==> 08-28: inputs <==
==> flow/design.v <==
module pokey_advanced (
    input clk,               
    input enable_179mhz,     
    input reset_n,           
    input [3:0] addr,        
    input [7:0] din,         
    input we,                
    output reg audio_pwm     
);
    reg [7:0] audf [0:3];  
    reg [7:0] audc [0:3];  
    reg [7:0] audctl;      
    reg [3:0]  poly4;
    reg [4:0]  poly5;
    reg [16:0] poly17; 
    reg [15:0] counter [0:3]; 
    reg [3:0]  chan_out;    
    reg [4:0] count_64k;    
    reg [6:0] count_15k;    
    reg tick_64khz;
    reg tick_15khz;
    always @(posedge clk) begin
        tick_64khz <= 0;
        tick_15khz <= 0;
        if (!reset_n) begin
            count_64k <= 0;
            count_15k <= 0;
        end else if (enable_179mhz) begin
            if (count_64k == 27) begin  
                count_64k <= 0;
                tick_64khz <= 1;
            end else begin
                count_64k <= count_64k + 1;
            end
            if (count_15k == 113) begin  
                count_15k <= 0;
                tick_15khz <= 1;
            end else begin
                count_15k <= count_15k + 1;
            end
        end
    end
    always @(posedge clk) begin
        if (!reset_n) begin
            audctl <= 0;
            audc[0]<=0; audc[1]<=0; audc[2]<=0; audc[3]<=0;
            audf[0]<=0; audf[1]<=0; audf[2]<=0; audf[3]<=0;
        end else if (we) begin
            case (addr)
                0: audf[0] <= din;
                1: audc[0] <= din;
                2: audf[1] <= din;
                3: audc[1] <= din;
                4: audf[2] <= din;
                5: audc[2] <= din;
                6: audf[3] <= din;
                7: audc[3] <= din;
                8: audctl <= din;
            endcase
        end
    end
    wire p4_next = !(poly4[3] ^ poly4[2]);
    wire p5_next = !(poly5[4] ^ poly5[2]);
    wire p17_next = !(poly17[16] ^ poly17[4]);
    always @(posedge clk) begin
        if (!reset_n) begin
            poly4 <= 4'b1011;
            poly5 <= 5'b10101;
            poly17 <= 17'b10101010101010101;
        end else if (enable_179mhz) begin
            poly4 <= {poly4[2:0], p4_next};
            poly5 <= {poly5[3:0], p5_next};
            poly17 <= {poly17[15:0], p17_next};
        end
    end
    wire link_12 = audctl[4];
    wire link_34 = audctl[3];
    wire use_15khz = audctl[0];  
    integer i;
    reg channel_tick;  
    always @(posedge clk) begin
        if (!reset_n) begin
            counter[0] <= 0; counter[1] <= 0; counter[2] <= 0; counter[3] <= 0;
            chan_out <= 0;
        end else
        for (i=0; i<4; i=i+1) begin
            channel_tick = (use_15khz) ? tick_15khz : tick_64khz;
            if (i == 0 && audctl[6]) channel_tick = enable_179mhz;
            if (i == 2 && audctl[5]) channel_tick = enable_179mhz;
            if (channel_tick) begin
                if (!((i==1 && link_12) || (i==3 && link_34))) begin
                    if (counter[i] == 0) begin
                        if (i==0 && link_12) 
                            counter[i] <= {audf[1], audf[0]}; 
                        else if (i==2 && link_34) 
                            counter[i] <= {audf[3], audf[2]}; 
                        else 
                            counter[i] <= audf[i];
                        case (audc[i][7:5])
                            3'b000: chan_out[i] <= poly17[16] && poly5[4];  
                            3'b001: chan_out[i] <= poly5[4];                
                            3'b010: chan_out[i] <= poly17[16] && poly5[4]; 
                            3'b011: chan_out[i] <= poly5[4];               
                            3'b100: chan_out[i] <= poly17[16];              
                            3'b101: chan_out[i] <= ~chan_out[i];            
                            3'b110: chan_out[i] <= poly17[16];             
                            3'b111: chan_out[i] <= ~chan_out[i];            
                        endcase
                    end else begin
                        counter[i] <= counter[i] - 1;
                    end
                end
            end
        end
    end
    reg [5:0] mixed_audio; 
    integer k;
    always @(*) begin
        mixed_audio = 0;
        for (k=0; k<4; k=k+1) begin
            if (chan_out[k]) begin
                mixed_audio = mixed_audio + audc[k][3:0];
            end
        end
    end
    reg [5:0] pwm_counter;
    always @(posedge clk) begin
        if (!reset_n) begin
            pwm_counter <= 0;
            audio_pwm <= 0;
        end else begin
            pwm_counter <= pwm_counter + 1;
            audio_pwm <= (pwm_counter < mixed_audio);
        end
    end
endmodule
==> flow/run.sh <==
#!/bin/bash
# the make line also repeats each setting of config.mk as NAME=value (left out here)
make -C /OpenROAD-flow-scripts/flow DESIGN_CONFIG=/design/flow/config.mk WORK_HOME=/design/flow/orfs CLKGATE_MAP_FILE= finish
==> flow/config.mk <==
export PLATFORM = sky130hd
export DESIGN_NAME = pokey_advanced
export DESIGN_NICKNAME = pokey_advanced
export VERILOG_FILES = /design/flow/design.v
export SDC_FILE = /design/flow/constraint.sdc
export NUM_CORES = 4
export LEC_CHECK = 0
export CAP_MARGIN = 0
export CORE_MARGIN = 2
export CORE_UTILIZATION = 65
export SETUP_SLACK_MARGIN = 1.02
export SLEW_MARGIN = 20
==> flow/constraint.sdc <==
create_clock -name core_clock -period 4.12 [get_ports {clk}]
set_input_delay 0.8240 -clock core_clock [delete_from_list [all_inputs] [get_ports {clk}]]
set_output_delay 0.8240 -clock core_clock [all_outputs]
set_load 0.01 [all_outputs]
==> 12-16 (differences from 08-28) <==
==> flow/config.mk (replaced) <==
export PLATFORM = sky130hd
export DESIGN_NAME = pokey_advanced
export DESIGN_NICKNAME = pokey_advanced
export VERILOG_FILES = /design/flow/design.v
export SDC_FILE = /design/flow/constraint.sdc
export NUM_CORES = 4
export LEC_CHECK = 0
export ABC_AREA = 1
export CAP_MARGIN = 20
export CORE_MARGIN = 2
export CORE_UTILIZATION = 72
export CTS_CLUSTER_SIZE = 10
export PLACE_DENSITY_LB_ADDON = 0.1
export SETUP_SLACK_MARGIN = 0.45
export SLEW_MARGIN = 20
==> flow/constraint.sdc (replaced) <==
create_clock -name core_clock -period 2.97 [get_ports {clk}]
set_input_delay 0.5940 -clock core_clock [delete_from_list [all_inputs] [get_ports {clk}]]
set_output_delay 0.5940 -clock core_clock [all_outputs]
set_load 0.01 [all_outputs]
==> summary of the runs <==
- Of 08-28 and 12-16, 12-16 has the higher cell count (gap about 25%, measured against 12-16).
- Against 12-16, the first-iteration DRC count of 08-28 is lower by about 50%.
- Of 08-28 and 12-16, 08-28 has the higher sequential share of layout area (gap 2.8 points).
- In flip-flop count, 12-16 and 08-28 do not differ.
- In 12-16 the synthesized cell count is higher than in 08-28, by about 37%.
- 12-16 reached the layout checks and failed them: negative setup slack. 08-28 finished with negative setup slack left.
- Cell area: 12-16 is higher than 08-28 (8.3%).
- Power: 12-16 is larger than 08-28 (about 50%).
- Between 08-28 and 12-16, the lower utilization is in 08-28 (gap 10 points).
No activity file was given, so power comes from the tool's default toggle rates.
